==> inputs of run G <==
==> flow/design.v <==
module AMBA_APB(
  input logic pclk,
  input logic prst_n,
  input logic [4:0] paddr,
  input logic pselx,
  input logic penable,
  input logic pwrite,
  input logic [31:0] pwdata,
  output logic pready,
  output logic [31:0] prdata
);
  reg [31:0] mem[31:0];
  typedef enum {
    IDLE    = 0,
    SETUP   = 1,
    ACCESS  = 2,
    XXX     = 3
  } state_e;
  state_e state, next;
  always_ff @(posedge pclk or negedge prst_n)
    if (!prst_n)  state <= IDLE;
    else          state <= next;
  always_comb begin
    next = XXX;
    case (state)
      IDLE: begin
        if (pselx & !penable) next = SETUP;
        else                  next = IDLE;
      end
      SETUP: begin
        if (penable & pselx)  next = ACCESS;
      end
      ACCESS: begin
        if (pready)           next = IDLE;
        else                  next = ACCESS;
      end
      default: begin
        next = IDLE;
      end
    endcase
  end
  always_ff @(posedge pclk or negedge prst_n) begin
    if (!prst_n) begin
      pready <= 0;
      prdata <= 0;
    end
    else begin
      if (next == ACCESS) begin
        if (pwrite) begin
          mem[paddr] <= pwrite ? pwdata : mem[paddr];
        end
        else begin
          prdata     <= mem[paddr];
        end
        pready       <= 1;
      end
      else begin
        pready       <= 0;
      end
    end
  end
endmodule
==> flow/run.sh <==
#!/bin/bash
# the make line also repeats each setting of config.mk as NAME=value (left out here)
make -C /OpenROAD-flow-scripts/flow DESIGN_CONFIG=/design/flow/config.mk WORK_HOME=/design/flow/orfs CLKGATE_MAP_FILE= finish
==> flow/config.mk <==
export PLATFORM = sky130hd
export DESIGN_NAME = AMBA_APB
export DESIGN_NICKNAME = AMBA_APB
export VERILOG_FILES = /design/flow/design.v
export SDC_FILE = /design/flow/constraint.sdc
export NUM_CORES = 4
export LEC_CHECK = 0
export ABC_AREA = 1
export CAP_MARGIN = 5
export CELL_PAD_IN_SITES_DETAIL_PLACEMENT = 0
export CELL_PAD_IN_SITES_GLOBAL_PLACEMENT = 0
export CORE_ASPECT_RATIO = 0.56
export CORE_MARGIN = 2
export CORE_UTILIZATION = 71
export GPL_ROUTABILITY_DRIVEN = 1
export MIN_ROUTING_LAYER = met1
export PLACE_DENSITY = 0.64
export SLEW_MARGIN = 20
export TNS_END_PERCENT = 100
==> flow/constraint.sdc <==
create_clock -name core_clock -period 2.68 [get_ports {pclk}]
set_input_delay 0.5360 -clock core_clock [delete_from_list [all_inputs] [get_ports {pclk}]]
set_output_delay 0.5360 -clock core_clock [all_outputs]
set_load 0.01 [all_outputs]
==> run X: changes against run G <==
- ABC_AREA: 1 -> 0
- CAP_MARGIN: 5 -> 20
- CELL_PAD_IN_SITES_DETAIL_PLACEMENT: 0 -> 2
- CELL_PAD_IN_SITES_GLOBAL_PLACEMENT: 0 -> 1
- CORE_ASPECT_RATIO: 0.56 -> 1.65
- CORE_MARGIN: 2 -> 6
- CORE_UTILIZATION: 71 -> 64
- CTS_CLUSTER_SIZE: default -> 82
- GPL_ROUTABILITY_DRIVEN: 1 -> 0
- GPL_TIMING_DRIVEN: default -> 0
- HOLD_SLACK_MARGIN: default -> 0.12
- MAX_ROUTING_LAYER: default -> met4
- MIN_ROUTING_LAYER: met1 -> met2
- PLACE_DENSITY: 0.64 -> 0.67
- SETUP_SLACK_MARGIN: default -> -0.2
- TNS_END_PERCENT: 100 -> 10
==> flow/constraint.sdc (replaced) <==
create_clock -name core_clock -period 2.18 [get_ports {pclk}]
set_input_delay 0.4360 -clock core_clock [delete_from_list [all_inputs] [get_ports {pclk}]]
set_output_delay 0.4360 -clock core_clock [all_outputs]
set_load 0.01 [all_outputs]
==> impl_metrics.xml <==
<?xml version="1.0" encoding="UTF-8"?>
<metrics>
  <group name="status">
    <metric name="outcome" unit="">complete, no violations</metric>
  </group>
  <group name="clocking">
    <metric name="clock_insertion_delay_worst_skew" unit="ns">0.67</metric>
    <metric name="tritoncts" unit="">yes</metric>
  </group>
  <group name="floorplan">
    <metric name="fp.dieArea" unit="mm2">0.06212</metric>
  </group>
  <group name="setup_path">
    <metric name="critical-path-slowest-cell" unit="">sky130_fd_sc_hd__clkdlybuf4s50_1</metric>
  </group>
  <group name="sta">
    <metric name="relSlewSlack" unit="">0.4903</metric>
  </group>
  <group name="synthesis">
    <metric name="topCombFamilyByArea" unit="">simple AND/OR/NAND/NOR gates</metric>
  </group>
</metrics>
The numbers above come from run G.

==> impl_metrics.xml <==
<?xml version="1.0" encoding="UTF-8"?>
<metrics>
  <group name="status">
    <metric name="outcome" unit="">stopped before the end</metric>
    <metric name="last_stage" unit="">detailed placement (3_5_place_dp)</metric>
    <metric name="stop_error" unit="">Error: detail_place.tcl, 38 bad optional access</metric>
  </group>
  <group name="synthesis">
    <metric name="topCombFamilyByArea" unit="">AND-OR/OR-AND gates</metric>
    <metric name="synth.cellmix.compoundShare" unit="">0.09825</metric>
  </group>
  <group name="floorplan">
    <metric name="fp.dieArea" unit="mm2">0.06825</metric>
  </group>
</metrics>
The numbers above come from run X.

